==> flow/design.v <==
module seq_mult(d, done, clk, a, b, go, reset);
  parameter n=32, log2n=5;
  output [2*n-1:0] d;
  output reg done;
	input clk;
	input [n-1:0] a, b;
	input go, reset;
	reg c;
	reg [n-1:0] p, q, m;
	reg [log2n:0]count;
	reg [n:0] sum;
	reg [log2n:0] count_n;
	always @(posedge clk, posedge reset)
		if(reset == 1) begin
			done <= 0;
		end
    else if(reset == 0) begin
			if(go) begin
				c <= 0;
        p <= 0;
				q <= a;
				m <= b;
				done <= 0;
				count <= n;
      end
			else if (!done) begin
				if (q[0] == 0) begin
					sum = 0 + p; 
				end
				else begin
					sum = m + p; 
				end
				{c,p,q} <= {sum,q} >> 1;
				count_n = count - 1;
				count <= count_n;
				if (count_n == 0) begin
					done <= 1;
				end
			end
		end
	assign d = {p,q};
endmodule
Settings: LEC_CHECK=0, ABC_AREA=1, CAP_MARGIN=20, CELL_PAD_IN_SITES_GLOBAL_PLACEMENT=1, CORE_MARGIN=2, CORE_UTILIZATION=40, CTS_CLUSTER_DIAMETER=235, CTS_CLUSTER_SIZE=80, PLACE_DENSITY_LB_ADDON=0.14, SETUP_SLACK_MARGIN=-0.01, SLEW_MARGIN=20, TNS_END_PERCENT=20; clock period 3.3 ns.
run.sh (not shown) runs the stock make flow with config.mk's settings and CLKGATE_MAP_FILE=.
Rerun with:
- ABC_AREA: 1 -> default
- CELL_PAD_IN_SITES_GLOBAL_PLACEMENT: 1 -> default
- CORE_ASPECT_RATIO: default -> 0.5
- CORE_UTILIZATION: 40 -> 57
- CTS_CLUSTER_DIAMETER: 235 -> 377
- CTS_CLUSTER_SIZE: 80 -> 99
- PLACE_DENSITY_LB_ADDON: 0.14 -> default
- SETUP_SLACK_MARGIN: -0.01 -> default
- TNS_END_PERCENT: 20 -> 5
After rerunning:
- The changed run passed the timing, design-rule and antenna checks
- clock skew stays flat
- die size is lower by 36%
- power decreases by 8.8%
- wire length falls by 16%
- sequential power is about the same
- worst hold slack gets better by 0.033 ns
- combinational power is lower by about 9%
- cell count goes down by 37%
Rerun with:
- CORE_ASPECT_RATIO: 0.5 -> default
- CORE_UTILIZATION: 57 -> 40
- CTS_CLUSTER_DIAMETER: 377 -> 235
- CTS_CLUSTER_SIZE: 99 -> default
- SETUP_SLACK_MARGIN: default -> -0.01
- SLEW_MARGIN: 20 -> 35
- TNS_END_PERCENT: 5 -> default
What happened:
- first-iteration DRC count goes up by a few percent
- via count goes down by a few percent
- total power stays flat
- hold slack degrades by 0.012 ns
- clock skew goes down by 0.0059 ns
- non-clock buffer count goes up by 1
- utilization goes down by 23 points
- setup slack improves by 0.11 ns
- sequential power is about the same
- cell area goes up slightly
- critical path depth does not change
Rerun with:
- CORE_ASPECT_RATIO: default -> 0.5
- CORE_UTILIZATION: 40 -> 56
- CTS_CLUSTER_DIAMETER: 235 -> 356
- CTS_CLUSTER_SIZE: default -> 98
- PLACE_DENSITY: default -> 0.6
- SETUP_SLACK_MARGIN: -0.01 -> default
- SLEW_MARGIN: 35 -> 20
- TNS_END_PERCENT: default -> 5
=> The changed run produced a clean layout; cell count decreases by about 5%; hold slack gains 0.020 ns; clock skew increases by 0.0037 ns; sequential power is about the same; utilization increases by 22 points; clock power hardly moves; area after synthesis is unchanged; final area decreases by about 0.36%; first-iteration DRC count increases by about 12%.


RTL: the design.v shown in full above, as it stands there.
make LEC_CHECK=0 ABC_AREA=1 CAP_MARGIN=10 CORE_MARGIN=2 CORE_UTILIZATION=72 GPL_TIMING_DRIVEN=1 MAX_ROUTING_LAYER=met5 MIN_ROUTING_LAYER=met1 PLACE_DENSITY=0.64 SETUP_SLACK_MARGIN=-0.06 SLEW_MARGIN=25 TNS_END_PERCENT=95 finish   # period 2.22 ns
The first run died in global routing (5_1_grt).
Rerun with:
Settings changed: ABC_AREA 1 to not set, CAP_MARGIN 10 to 20, CTS_CLUSTER_SIZE set to 24, GPL_TIMING_DRIVEN 1 to not set, MAX_ROUTING_LAYER met5 to not set, MIN_ROUTING_LAYER met1 to not set, PLACE_DENSITY 0.64 to not set, PLACE_DENSITY_LB_ADDON set to 0.04, SETUP_SLACK_MARGIN -0.06 to 0.69, SLEW_MARGIN 25 to 20, TNS_END_PERCENT 95 to not set.
Clock period 2.22 ns to 2.3 ns, I/O delays scaled along.
The new run stopped in global placement (3_3_place_gp) (FLW-0024).
Area after synthesis came out lower by 11%.
Synthesized cell count falls by 43%.
Die area goes down by 10%.
Rerun with:
Settings changed: CORE_UTILIZATION 72 to 68, CTS_CLUSTER_SIZE 24 to 37, PLACE_DENSITY_LB_ADDON 0.04 to not set, SETUP_SLACK_MARGIN 0.69 to -0.16.
Clock period 2.3 ns to 2.64 ns, I/O delays scaled along.
After rerunning:
- With this change the flow failed in global routing (5_1_grt)
- die size goes up by 5.6%
- synthesized cell count does not change
- synthesized area does not change
Rerun with:
Settings changed: ABC_AREA set to 1, CORE_UTILIZATION 68 to 66, CTS_CLUSTER_SIZE 37 to not set, PLACE_DENSITY_LB_ADDON set to 0.01, SETUP_SLACK_MARGIN -0.16 to not set.
Clock period 2.64 ns to 2.36 ns, I/O delays scaled along.
With this change the flow finished but fails on setup timing.
Die size came out higher by about a fifth.
Synthesized cell count grows by well over a third.
Area after synthesis went up by roughly a tenth.
Rerun with:
Settings changed: ABC_AREA 1 to not set, CORE_UTILIZATION 66 to 40, PLACE_DENSITY set to 0.6, PLACE_DENSITY_LB_ADDON 0.01 to not set.
Clock period 2.36 ns to 3.3 ns, I/O delays scaled along.
What happened:
- The new run went through all stages and came out clean
- power went down by about 30%
- flip-flop count is unchanged
- critical path depth went down by 4
- cell count went down by 29%
- wire length went down by 29%
- final area went down by about 9%
- count of clock-buffer cells in the layout went down by 1
- sequential share of layout area went up by 3.6 points
- core utilization went down by 34 points
- synthesized area went down by about 11%


job 8889:
// seq_mult: RTL as listed in full above, without the edits since
==> flow/config.mk <==
export PLATFORM = sky130hd
export DESIGN_NAME = seq_mult
export DESIGN_NICKNAME = seq_mult
export VERILOG_FILES = /design/flow/design.v
export SDC_FILE = /design/flow/constraint.sdc
export NUM_CORES = 4
export LEC_CHECK = 0
export CAP_MARGIN = 20
export CORE_MARGIN = 2
export CORE_UTILIZATION = 66
export CTS_CLUSTER_SIZE = 36
export HOLD_SLACK_MARGIN = 0.29
export SETUP_SLACK_MARGIN = 0.41
export SLEW_MARGIN = 20
==> flow/constraint.sdc <==
create_clock -name core_clock -period 2.83 [get_ports {clk}]
set_input_delay 0.5660 -clock core_clock [delete_from_list [all_inputs] [get_ports {clk}]]
set_output_delay 0.5660 -clock core_clock [all_outputs]
set_load 0.01 [all_outputs]
Job 8889 did not run to completion, as it errored out during 5_1_grt.
[inputs] job 6895 vs job 8889
- SETUP_SLACK_MARGIN no longer set, was 0.41
- CTS_CLUSTER_DIAMETER now 362, previously not set
- ABC_AREA now 1, previously not set
- PLACE_DENSITY now 0.6, previously not set
- HOLD_SLACK_MARGIN no longer set, was 0.29
- CTS_CLUSTER_SIZE no longer set, was 36
- the clock period (ns, I/O delays scaled along) now 2.02, was 2.83
The flow ended early for job 6895: it failed with a tool error in 5_1_grt. The yosys stat chip area in job 8889 is 0.893 times that in job 6895. Delta (job 6895 minus job 8889): adder-cell area share of the yosys netlist went down by 0.81 points, complex-gate fraction of the synthesized area went down 12 points, synthesized cell count +about 80%. Job 6895 against job 8889: proportion of synthesized area in mux cells lost 7.7 points; setup slack after placement shows a reduction of 0.18 ns; per-instance average area after synthesis decreased about 37%; post-synthesis instance area higher.
> inputs changed (job 6895 -> job 2579)
- a deleted CTS_CLUSTER_DIAMETER that had been 362
- a change of CORE_UTILIZATION from 66 to 45
- a deleted ABC_AREA that had been 1
- a change of the clock period (ns, I/O delays scaled along) from 2.02 to 1.89
Findings:
None of the runs job 6895 and job 2579 ends with a clean layout.
Job 2579 -> stages 100% | layout checks FAIL | negative setup slack
Job 6895: DPL-0038 in 5_1_grt -> run aborted
Delta (job 2579 minus job 6895): number of cells in the design after placement fell by about 20%; sequential cell area fraction in the yosys report rose by 5.6 points; adder-cell share of the synthesized area rose by 0.81 points; post-synthesis instance area fell by 700 sq um.


v38:
// seq_mult: RTL as listed in full above, without the edits since
Settings: LEC_CHECK=0, CAP_MARGIN=20, CORE_MARGIN=2, CORE_UTILIZATION=53, SETUP_SLACK_MARGIN=0.44, SLEW_MARGIN=20; clock period 2.23 ns.
Status v38: flow complete, layout not clean - setup timing
Inputs modified between v38 and v22:
# v38
export LEC_CHECK = 0
export CAP_MARGIN = 20
export CORE_MARGIN = 2
export CORE_UTILIZATION = 53
export SETUP_SLACK_MARGIN = 0.44
export SLEW_MARGIN = 20
create_clock -name core_clock -period 2.23 [get_ports {clk}]
# v22
export LEC_CHECK = 0
export CAP_MARGIN = 20
export CORE_MARGIN = 2
export CORE_UTILIZATION = 58
export CTS_CLUSTER_SIZE = 97
export PLACE_DENSITY = 0.6
export SLEW_MARGIN = 20
create_clock -name core_clock -period 2.62 [get_ports {clk}]
## What came out
None of the runs v38 and v22 ends with a clean layout.
Looking at critical path depth across v38 and v22, the one that comes out higher is v38.
Per the comparison of v22 with v38, routed wire length lost about 11%, net total in the final layout decreased 113, global-route usage ~0 delta, average wire length per cell after detail routing went up by about 1.8%.
Between v22 and v38, it is v22 whose post-layout utilization of the core is lower, by 4.0 points.
Side by side, chip area turned out lower in v22 than in v38.
v22 has sequential share of power above what v38 had.
> inputs changed (v22 -> v39)
# v22
export LEC_CHECK = 0
export CAP_MARGIN = 20
export CORE_MARGIN = 2
export CORE_UTILIZATION = 58
export CTS_CLUSTER_SIZE = 97
export PLACE_DENSITY = 0.6
export SLEW_MARGIN = 20
create_clock -name core_clock -period 2.62 [get_ports {clk}]
# v39
export LEC_CHECK = 0
export ABC_AREA = 1
export CAP_MARGIN = 20
export CORE_MARGIN = 2
export CORE_UTILIZATION = 40
export PLACE_DENSITY_LB_ADDON = 0.15
export SLEW_MARGIN = 20
create_clock -name core_clock -period 3.3 [get_ports {clk}]
--- outcome ---
v39 has number of nets at floorplan above what v22 had.
Against v22, design area in v39 came out worse.
Going from v22 to v39, number of fill cells shows an increase of 979; simple logic cell fraction of the synthesized area picked up an extra 19 points.
Lower part of the total power dissipated in sequential elements was reported by v39, not v22.
v39: no failed stages, no open violations at the end
Largest stage delay on the critical path (higher): v39
v22 vs v39, slowest stage cell on the critical path: sky130_fd_sc_hd__edfxtp_1 vs sky130_fd_sc_hd__fa_1
Compared with v22, in v39 register-to-register slack went up by 990 ps, global-route usage fell 10 points, via count higher, detailed-route vias per instance now sits lower, largest net degree at the start of global routing up about 37%.
Edits applied to the flow inputs when going from v39 to v59:
# v39
export LEC_CHECK = 0
export ABC_AREA = 1
export CAP_MARGIN = 20
export CORE_MARGIN = 2
export CORE_UTILIZATION = 40
export PLACE_DENSITY_LB_ADDON = 0.15
export SLEW_MARGIN = 20
create_clock -name core_clock -period 3.3 [get_ports {clk}]
# v59
export LEC_CHECK = 0
export CAP_MARGIN = 20
export CORE_MARGIN = 2
export CORE_UTILIZATION = 40
export CTS_CLUSTER_DIAMETER = 235
export CTS_CLUSTER_SIZE = 80
export SETUP_SLACK_MARGIN = -0.01
export SLEW_MARGIN = 20
export TNS_END_PERCENT = 20
create_clock -name core_clock -period 3.3 [get_ports {clk}]
## What came out
The power of v59 is lower than that of v39.
The core of v59 is more densely filled than that of v39.
Comparing v59 and v39, the lower starting utilization of the core area is on v59.
When v59 is measured against v39, its final hold slack turns out 13 ps higher.
In v59, the clock buffer count in the final layout came out 1 below the value in v39.
The lower number of logic inverters in the finished layout of v59 and v39 is in v59.
STATUS routed wire length: v59 wins against v39
v59 vs v39: overall routing resource usage down
v39 was routed with more vias than v59.
v59 ends up with a sequential share of layout area that is 3.5 points higher than in v39.
Input changes introduced in v44 (baseline for comparison: v59):
# v59
export LEC_CHECK = 0
export CAP_MARGIN = 20
export CORE_MARGIN = 2
export CORE_UTILIZATION = 40
export CTS_CLUSTER_DIAMETER = 235
export CTS_CLUSTER_SIZE = 80
export SETUP_SLACK_MARGIN = -0.01
export SLEW_MARGIN = 20
export TNS_END_PERCENT = 20
create_clock -name core_clock -period 3.3 [get_ports {clk}]
# v44
export LEC_CHECK = 0
export CAP_MARGIN = 20
export CORE_MARGIN = 2
export CORE_UTILIZATION = 56
export CTS_CLUSTER_DIAMETER = 356
export CTS_CLUSTER_SIZE = 98
export PLACE_DENSITY = 0.6
export SLEW_MARGIN = 20
export TNS_END_PERCENT = 5
create_clock -name core_clock -period 3.3 [get_ports {clk}]
## What came out
- v44 finished every step from synthesis to the final layout, and the layout passed the timing, design-rule and antenna checks.
- v44: routability-driven placement congestion ratio higher than v59
- Routed wire in v44 totals less than in v59.
- Global-route met3 utilization was higher in v44 than in v59.
- Compared with v59, final non-filler cell area in v44 decreased slightly.
- Side by side, delay contributed by the slowest stage of the critical path turned out higher in v44 than in v59.
- Number of rows in the core area: v44 < v59
- v44 ended with more register share of total power than v59.
- Side by side, clock group share of total power turned out lower in v44 than in v59.
- Compared to v59, v44 reaches a lower achievable clock.
- Compared to v59, v44 leaves less free space in the core.
- When v44 is measured against v59, its worst setup slack turns out 22 ps lower.


RTL: the design.v shown in full above, as it stands there.
Settings: LEC_CHECK=0, ABC_AREA=0, CAP_MARGIN=20, CELL_PAD_IN_SITES_DETAIL_PLACEMENT=1, CELL_PAD_IN_SITES_GLOBAL_PLACEMENT=0, CORE_MARGIN=2, CORE_UTILIZATION=40, CTS_CLUSTER_DIAMETER=160, CTS_CLUSTER_SIZE=80, SETUP_SLACK_MARGIN=-0.01, SLEW_MARGIN=20, TNS_END_PERCENT=20; clock period 3.3 ns.
Rerun with:
ABC_AREA = 1   (was 0)
CELL_PAD_IN_SITES_DETAIL_PLACEMENT = not set   (was 1)
CELL_PAD_IN_SITES_GLOBAL_PLACEMENT = not set   (was 0)
CTS_CLUSTER_DIAMETER = not set   (was 160)
CTS_CLUSTER_SIZE = 89   (was 80)
GPL_ROUTABILITY_DRIVEN = 0   (was not set)
PLACE_DENSITY_LB_ADDON = 0.15   (was not set)
SETUP_SLACK_MARGIN = 0.1   (was -0.01)
TNS_END_PERCENT = not set   (was 20)
What happened:
- wire length goes up by 6.6%
- total power goes up by 5.2%
- critical path depth goes up by 3
- synthesized area goes up by 12%
- setup slack is better by 0.61 ns
- fmax goes up by 26%
- utilization goes down by 0.32 points
- design area goes up by 9.9%
- clock skew goes up by 0.0053 ns
Rerun with:
CELL_PAD_IN_SITES_GLOBAL_PLACEMENT = 3   (was not set)
CORE_UTILIZATION = 68   (was 40)
CTS_CLUSTER_DIAMETER = 262   (was not set)
MIN_ROUTING_LAYER = met2   (was not set)
PLACE_DENSITY_LB_ADDON = 0.22   (was 0.15)
TNS_END_PERCENT = 20   (was not set)
=> The changed run failed in 3_1_place_gp_skip_io (FLW-0024); area after synthesis does not change; die area goes down by about 40%; synthesized cell count stays the same.


Starts from the design.v that is shown in full above.
clock: 2.77 ns
lec_check: 0
cap_margin: 20
core_margin: 2
core_utilization: 70
cts_cluster_diameter: 381
cts_cluster_size: 38
hold_slack_margin: -0.09
place_density: 0.6
slew_margin: 20
The baseline never finished: it broke off in global routing (5_1_grt), error GRT-0232.
Edit:
Settings changed: CORE_UTILIZATION 70 to 66, CTS_CLUSTER_DIAMETER 381 to default, CTS_CLUSTER_SIZE 38 to default, HOLD_SLACK_MARGIN -0.09 to default.
Clock period 2.77 ns to 2.67 ns, I/O delays scaled along.
The new run finished but failed the layout checks on setup timing.
Area after synthesis is unchanged.
Die size rose by 5.8%.
Synthesized cell count does not change.
Edit:
Settings changed: CORE_UTILIZATION 66 to 70, CTS_CLUSTER_SIZE from default to 24, PLACE_DENSITY 0.6 to default.
Clock period 2.67 ns to 2.3 ns, I/O delays scaled along.
Outcome: The changed run ended with an error in detailed placement (3_5_place_dp) with DPL-0033; die size fell by a few percent; synthesized cell count stays the same; synthesized area stays the same.
Edit:
Settings changed: CORE_UTILIZATION 70 to 66, CTS_CLUSTER_SIZE 24 to default, SETUP_SLACK_MARGIN from default to -0.16.
Clock period 2.3 ns to 2.64 ns, I/O delays scaled along.
Outcome: With this change the flow finished but fails on setup timing. Synthesized area stays the same. Die area went up by 5.8%. Synthesized cell count is unchanged.
Power figures rest on the tool's default switching activity, not on a simulated workload.
